==> flow/design.v (excerpt) <==
module iir_variable_filter
#(
    parameter DATA_IN_WIDTH  = 16,
    parameter DATA_OUT_WIDTH = 32,
    parameter TAP_WIDTH      = 16,
    parameter FF_TAP_COUNT   = 4,
    parameter FB_TAP_COUNT   = 3,
    parameter NUM_LP_FILTERS = 20
)
(
    input  wire                               clk,
    input  wire                               reset_n,
    input  wire        [8:0]                  filter_index,
    input  wire signed [DATA_IN_WIDTH-1:0]    data_in,
    output wire signed [DATA_OUT_WIDTH-1:0]   data_out
);
    wire [FF_TAP_COUNT*TAP_WIDTH-1:0] B_flat;
    wire [FB_TAP_COUNT*TAP_WIDTH-1:0] A_flat;
    coeff_selector #(
        .TAP_WIDTH(TAP_WIDTH),
        .FF_TAP_COUNT(FF_TAP_COUNT),
        .FB_TAP_COUNT(FB_TAP_COUNT),
        .NUM_LP_FILTERS(NUM_LP_FILTERS)
    ) coeff_sel (
        .filter_index(filter_index),
        .B_flat(B_flat),
        .A_flat(A_flat)
    );
    iir_filter #(
        .DATA_IN_WIDTH(DATA_IN_WIDTH),
        .DATA_OUT_WIDTH(DATA_OUT_WIDTH),
        .TAP_WIDTH(TAP_WIDTH),
  ...
Size: roughly 120 flip-flops.
make LEC_CHECK=0 ABC_AREA=0 CAP_MARGIN=20 CELL_PAD_IN_SITES_GLOBAL_PLACEMENT=3 CORE_ASPECT_RATIO=1.45 CORE_MARGIN=2 CORE_UTILIZATION=40 CTS_CLUSTER_SIZE=16 GPL_ROUTABILITY_DRIVEN=0 GPL_TIMING_DRIVEN=0 MAX_ROUTING_LAYER=met4 MIN_ROUTING_LAYER=met1 SETUP_SLACK_MARGIN=-0.2 SLEW_MARGIN=10 finish   # period 11.8 ns
run.sh (not shown) runs the stock make flow with config.mk's settings and CLKGATE_MAP_FILE=.
The first run produced a layout that fails on negative setup slack.
Next try:
- ABC_AREA: 0 -> not set
- CELL_PAD_IN_SITES_GLOBAL_PLACEMENT: 3 -> not set
- CORE_ASPECT_RATIO: 1.45 -> not set
- CORE_UTILIZATION: 40 -> 72
- CTS_CLUSTER_SIZE: 16 -> not set
- GPL_ROUTABILITY_DRIVEN: 0 -> not set
- GPL_TIMING_DRIVEN: 0 -> not set
- MAX_ROUTING_LAYER: met4 -> not set
- MIN_ROUTING_LAYER: met1 -> not set
- SETUP_SLACK_MARGIN: -0.2 -> -0.9
- SLEW_MARGIN: 10 -> 20
- clock period: 11.8 -> 9.66 ns (I/O delays scaled with it)
The new run produced a layout that fails on negative setup slack.
Hold slack gains 0.20 ns.
Worst setup slack is worse by 1.2 ns.
Sequential share of layout area barely changes.
Via count goes up by about 8%.
Core utilization is higher by 37 points.
Die size goes down by about 44%.
Routed wire length goes down by 21%.
Cell count came out lower by 6.8%.
Non-clock buffer count rose by 298.

* * *

violet:
iir_variable_filter again, from the RTL that the note above started with.
## iir_variable_filter
module iir_variable_filter
#(
    parameter DATA_IN_WIDTH  = 16,
    parameter DATA_OUT_WIDTH = 32,
    parameter TAP_WIDTH      = 16,
    parameter FF_TAP_COUNT   = 4,
    parameter FB_TAP_COUNT   = 3,
    parameter NUM_LP_FILTERS = 20
)
(
    input  wire                               clk,
    input  wire                               reset_n,
    input  wire        [8:0]                  filter_index,
    input  wire signed [DATA_IN_WIDTH-1:0]    data_in,
    output wire signed [DATA_OUT_WIDTH-1:0]   data_out
);
==> flow/config.mk <==
export PLATFORM = sky130hd
export DESIGN_NAME = iir_variable_filter
export DESIGN_NICKNAME = iir_variable_filter
export VERILOG_FILES = /design/flow/design.v
export SDC_FILE = /design/flow/constraint.sdc
export NUM_CORES = 4
export LEC_CHECK = 0
export ABC_AREA = 0
export CAP_MARGIN = 10
export CORE_MARGIN = 2
export CORE_UTILIZATION = 72
export CTS_CLUSTER_DIAMETER = 397
export CTS_CLUSTER_SIZE = 100
export SLEW_MARGIN = 20
export TNS_END_PERCENT = 10
==> flow/constraint.sdc <==
create_clock -name core_clock -period 8.34 [get_ports {clk}]
set_input_delay 1.6680 -clock core_clock [delete_from_list [all_inputs] [get_ports {clk}]]
set_output_delay 1.6680 -clock core_clock [all_outputs]
set_load 0.01 [all_outputs]
To summarise violet: no stage aborted, but the layout did not pass its checks, failing on negative setup slack.
--- input diff violet..zinc ---
# violet
export LEC_CHECK = 0
export ABC_AREA = 0
export CAP_MARGIN = 10
export CORE_MARGIN = 2
export CORE_UTILIZATION = 72
export CTS_CLUSTER_DIAMETER = 397
export CTS_CLUSTER_SIZE = 100
export SLEW_MARGIN = 20
export TNS_END_PERCENT = 10
create_clock -name core_clock -period 8.34 [get_ports {clk}]
# zinc
export LEC_CHECK = 0
export ABC_AREA = 1
export CAP_MARGIN = 10
export CORE_ASPECT_RATIO = 1.11
export CORE_MARGIN = 2
export CORE_UTILIZATION = 72
export CTS_CLUSTER_SIZE = 10
export HOLD_SLACK_MARGIN = 0.29
export SLEW_MARGIN = 30
export TNS_END_PERCENT = 10
create_clock -name core_clock -period 8.34 [get_ports {clk}]
Notes after the runs:
zinc had finished all stages when the layout checks came back failing, citing negative setup slack.
Re number of global-route vias before repair: zinc is about 6% up on violet.
[compare] base=violet new=zinc: initial antenna violation count now larger, tightest hold margin now smaller.
Measured against each other, violet and zinc differ in worst setup slack, the higher figure coming from zinc.
The lower post-synthesis adder-cell area fraction of violet and zinc is in violet.
Routed wire length (lower): violet
[inputs] ember vs zinc
# zinc
export LEC_CHECK = 0
export ABC_AREA = 1
export CAP_MARGIN = 10
export CORE_ASPECT_RATIO = 1.11
export CORE_MARGIN = 2
export CORE_UTILIZATION = 72
export CTS_CLUSTER_SIZE = 10
export HOLD_SLACK_MARGIN = 0.29
export SLEW_MARGIN = 30
export TNS_END_PERCENT = 10
create_clock -name core_clock -period 8.34 [get_ports {clk}]
# ember
export LEC_CHECK = 0
export ABC_AREA = 1
export CAP_MARGIN = 20
export CORE_MARGIN = 2
export CORE_UTILIZATION = 72
export CTS_CLUSTER_DIAMETER = 396
export SLEW_MARGIN = 20
create_clock -name core_clock -period 6.81 [get_ports {clk}]
## What came out
To summarise ember: no stage aborted, but the layout did not pass its checks, failing on negative setup slack.
Looking at ember and zinc, the number of nets in the finished design is a wash.
Compared with zinc, ember shows post-layout period usage of the worst path higher by 28 points.
zinc → ember: cell total after placement shrank by 38, final cell count shrank by 0.30%, first-pass iteration count of the detailed router grew by 3.
#### Input delta (harbor over ember)
# ember
export LEC_CHECK = 0
export ABC_AREA = 1
export CAP_MARGIN = 20
export CORE_MARGIN = 2
export CORE_UTILIZATION = 72
export CTS_CLUSTER_DIAMETER = 396
export SLEW_MARGIN = 20
create_clock -name core_clock -period 6.81 [get_ports {clk}]
# harbor
export LEC_CHECK = 0
export CAP_MARGIN = 20
export CORE_MARGIN = 2
export CORE_UTILIZATION = 40
export SLEW_MARGIN = 20
create_clock -name core_clock -period 15.0 [get_ports {clk}]
## What came out
In summary, harbor completed successfully, with a layout that passed the timing, DRC and antenna checks.
Global router's overall resource usage, harbor and ember: smaller value in harbor
Against ember, the final cell area of harbor is lower.
harbor vs. ember: sequential share of layout area grew by 0.20 points.
